## run 1
==> flow/design.v (excerpt) <==
module  CONV(
	input				clk,
	input				reset,
	output logic		busy,	
	input				ready,	
	output logic [13:0]	iaddr,
	input  		 [7:0]	idata,	
	output logic		ioe,
	output logic		wen_L0,
	output logic		oe_L0,
	output logic [13:0]	addr_L0,
	output logic [11:0] w_data_L0,
	input  		 [11:0] r_data_L0,
	output logic 		wen_L1,
	output logic		oe_L1,
	output logic [11:0]	addr_L1,
	output logic [11:0]	w_data_L1,
	input  		 [11:0]	r_data_L1,
	output logic		oe_weight,
	output logic [15:0]	addr_weight,
	input  logic signed  [7:0]  r_data_weight,
	output logic		wen_L2,
	output logic [3:0]	addr_L2,
	output logic [31:0]	w_data_L2
	);
For scale: ~4,100 cells after synthesis, roughly 170 I/O pins, roughly 36,000 sq um of cells after synthesis.
clock: 8.41 ns
lec_check: 0
cap_margin: 15
cell_pad_in_sites_detail_placement: 2
core_margin: 2
core_utilization: 39
cts_cluster_diameter: 24
cts_cluster_size: 39
hold_slack_margin: 0.28
max_routing_layer: met4
min_routing_layer: met1
place_density_lb_addon: 0.28
setup_slack_margin: 1.97
slew_margin: 40
run.sh (not shown) runs the stock make flow with config.mk's settings and CLKGATE_MAP_FILE=.
Run status, run 1: aborted in 5_1_grt, error GRT-0116
Setup changes, run 1 to run 2
- an added ABC_AREA of 1
- a deleted MIN_ROUTING_LAYER that had been met1
- a deleted CELL_PAD_IN_SITES_DETAIL_PLACEMENT that had been 2
- a change of SLEW_MARGIN from 40 to 20
- a deleted PLACE_DENSITY_LB_ADDON that had been 0.28
- a change of CORE_UTILIZATION from 39 to 71
- a change of CTS_CLUSTER_SIZE from 39 to 40
- a deleted HOLD_SLACK_MARGIN that had been 0.28
- a deleted CTS_CLUSTER_DIAMETER that had been 24
- a change of SETUP_SLACK_MARGIN from 1.97 to -0.22
- a change of CAP_MARGIN from 15 to 20
- a change of the clock period (ns, I/O delays scaled along) from 8.41 to 9.54
Initial core utilization (higher): run 2. [compare] base=run 1 new=run 2: parity-gate share of the synthesized area counting xor and xnor cells dropped 1.9 points; placement-stage worst setup slack climbed 2950 ps; final estimated routing congestion in global placement climbed 8.6%; TritonCTS buffer count dropped 69%. The runs compared here, run 2 and run 1, all ended either early or with open violations. Run 2 did not make it past 5_1_grt, where a tool error ended it. Run 1: aborted in 5_1_grt (tool error). Yosys stat cell total was higher in the run labelled run 2. Going from run 1 to run 2, synthesized cell count went up; compound-gate portion of the synthesized area went down; fraction of synthesized area in multiplexers went down; post-synthesis cell area went up.
#### Input delta (run 3 over run 2)
- CTS_CLUSTER_SIZE: 40 -> unset
- MAX_ROUTING_LAYER: met4 -> unset
- ABC_AREA: 1 -> unset
- SETUP_SLACK_MARGIN: -0.22 -> unset
- CORE_UTILIZATION: 71 -> 44
- the clock period (ns, I/O delays scaled along): 9.54 -> 7.23
### Flow results
- To summarise run 3: no stage aborted, but the layout did not pass its checks, failing on setup timing.
- In the flow results for run 2 and run 3, the total placed instance area is larger on run 3.
- From run 2 to run 3 the numbers moved as follows: and-or/or-and share of the synthesized area grew by 3.8 points, multiplexer share of the synthesized area up 2.0 points, die size saw an increase, number of nets in the synthesized netlist fell by 16%.
- Row cell count after synthesis: run 3 lower / run 2 higher
- In the metrics for run 2 and run 3, the one carrying the higher register area share after synthesis is run 3.
- Higher chip area line of the yosys report among run 2 and run 3: run 2
Modified inputs, run 4 compared to run 3
- swapping 44 for 8 in CORE_UTILIZATION
- swapping 7.23 for 15.0 in the clock period (ns, I/O delays scaled along)
--- outcome ---
Post-CTS setup repair buffer count, run 3 and run 4: larger value in run 3
Run 3 has higher utilization than run 4.
Run 3 has higher global-route usage than run 4.
Taking run 3 as the reference, in run 4 initial DRC count moved up; sequential share of the synthesized area neither gained nor lost much; final wirelength +22 mm.
Having completed the whole flow, run 4 delivered a layout that passed the timing, design-rule and antenna checks.


Starting RTL as in the previous note.
==> flow/design.v (excerpt) <==
module  CONV(
	input				clk,
	input				reset,
	output logic		busy,	
	input				ready,	
	output logic [13:0]	iaddr,
	input  		 [7:0]	idata,	
	output logic		ioe,
	output logic		wen_L0,
	output logic		oe_L0,
	output logic [13:0]	addr_L0,
	output logic [11:0] w_data_L0,
	input  		 [11:0] r_data_L0,
	output logic 		wen_L1,
	output logic		oe_L1,
	output logic [11:0]	addr_L1,
	output logic [11:0]	w_data_L1,
	input  		 [11:0]	r_data_L1,
	output logic		oe_weight,
	output logic [15:0]	addr_weight,
	input  logic signed  [7:0]  r_data_weight,
	output logic		wen_L2,
	output logic [3:0]	addr_L2,
	output logic [31:0]	w_data_L2
	);
reg [1:0] fully_flag;
reg[3:0] i0,i4,i5,i6;
reg [3:0] state,next_state;
reg [11:0] data [0:8];
reg [15:0] zero_index,addr_index0,addr_index1,addr_index2,addr_index3,addr_index4,L0_index;
reg signed [31:0] data_fully;
parameter INIT=4'd0,ADDR1=4'd1,WAIT1=4'd2,DATA_i0=4'd3,LAYER0=4'd4,ADDR2=4'd5,LAYER1=4'd6,
		  LAYER1_1=4'd7,ADDR3=4'd8,WAIT3=4'd9,LAYER2=4'd10,LAYER2_1=4'd11,FINI=4'd12;
always @(posedge clk or posedge reset ) begin
  if(reset) state<=INIT;
  else state<=next_state;
end
always @(*) begin
	case (state)
		INIT:begin
			next_state=(ready)?ADDR1:INIT;	
		end 
		ADDR1:begin
			next_state=WAIT1;
		end
		WAIT1:begin
			next_state=(fully_flag==0)?DATA_i0:(fully_flag==1)?LAYER1:LAYER2;		   
		end
		DATA_i0:begin
  ...
clock: 6.89 ns
lec_check: 0
abc_area: 1
cap_margin: 0
core_margin: 2
core_utilization: 72
cts_cluster_diameter: 342
cts_cluster_size: 99
place_density: 0.38
setup_slack_margin: -0.43
slew_margin: 20
The baseline failed in global routing (5_1_grt) on GRT-0232.
Rerun with:
==> flow/config.mk (replaced) <==
export PLATFORM = sky130hd
export DESIGN_NAME = CONV
export DESIGN_NICKNAME = CONV
export VERILOG_FILES = /design/flow/design.v
export SDC_FILE = /design/flow/constraint.sdc
export NUM_CORES = 4
export LEC_CHECK = 0
export CAP_MARGIN = 20
export CORE_MARGIN = 2
export CORE_UTILIZATION = 66
export HOLD_SLACK_MARGIN = -0.08
export MAX_ROUTING_LAYER = met4
export SLEW_MARGIN = 20
==> flow/constraint.sdc (replaced) <==
create_clock -name core_clock -period 9.18 [get_ports {clk}]
set_input_delay 1.8360 -clock core_clock [delete_from_list [all_inputs] [get_ports {clk}]]
set_output_delay 1.8360 -clock core_clock [all_outputs]
set_load 0.01 [all_outputs]
Effect: This time the run reached the layout checks and failed them: negative setup slack; area after synthesis fell by 3.9%; die area came out higher by 4.8%; synthesized cell count goes down by 17%.
Rerun with:
--- a/flow/config.mk
+++ b/flow/config.mk
@@ -7,7 +7,12 @@
 export LEC_CHECK = 0
+export ABC_AREA = 1
 export CAP_MARGIN = 20
+export CORE_ASPECT_RATIO = 1.01
 export CORE_MARGIN = 2
-export CORE_UTILIZATION = 66
-export HOLD_SLACK_MARGIN = -0.08
+export CORE_UTILIZATION = 21
+export CTS_CLUSTER_SIZE = 54
+export GPL_TIMING_DRIVEN = 0
 export MAX_ROUTING_LAYER = met4
+export PLACE_DENSITY_LB_ADDON = 0.03
 export SLEW_MARGIN = 20
+export TNS_END_PERCENT = 100
==> flow/constraint.sdc (replaced) <==
create_clock -name core_clock -period 7.14 [get_ports {clk}]
set_input_delay 1.4280 -clock core_clock [delete_from_list [all_inputs] [get_ports {clk}]]
set_output_delay 1.4280 -clock core_clock [all_outputs]
set_load 0.01 [all_outputs]
Effect:
- The new run reached the layout checks and failed them: negative setup slack
- design area is higher by a little under a tenth
- fmax is higher slightly
- routed wire length is higher by a quarter to a third
- via count is about the same
- first-iteration DRC count is lower by well over a third
- die size is higher to 3.2 times its value
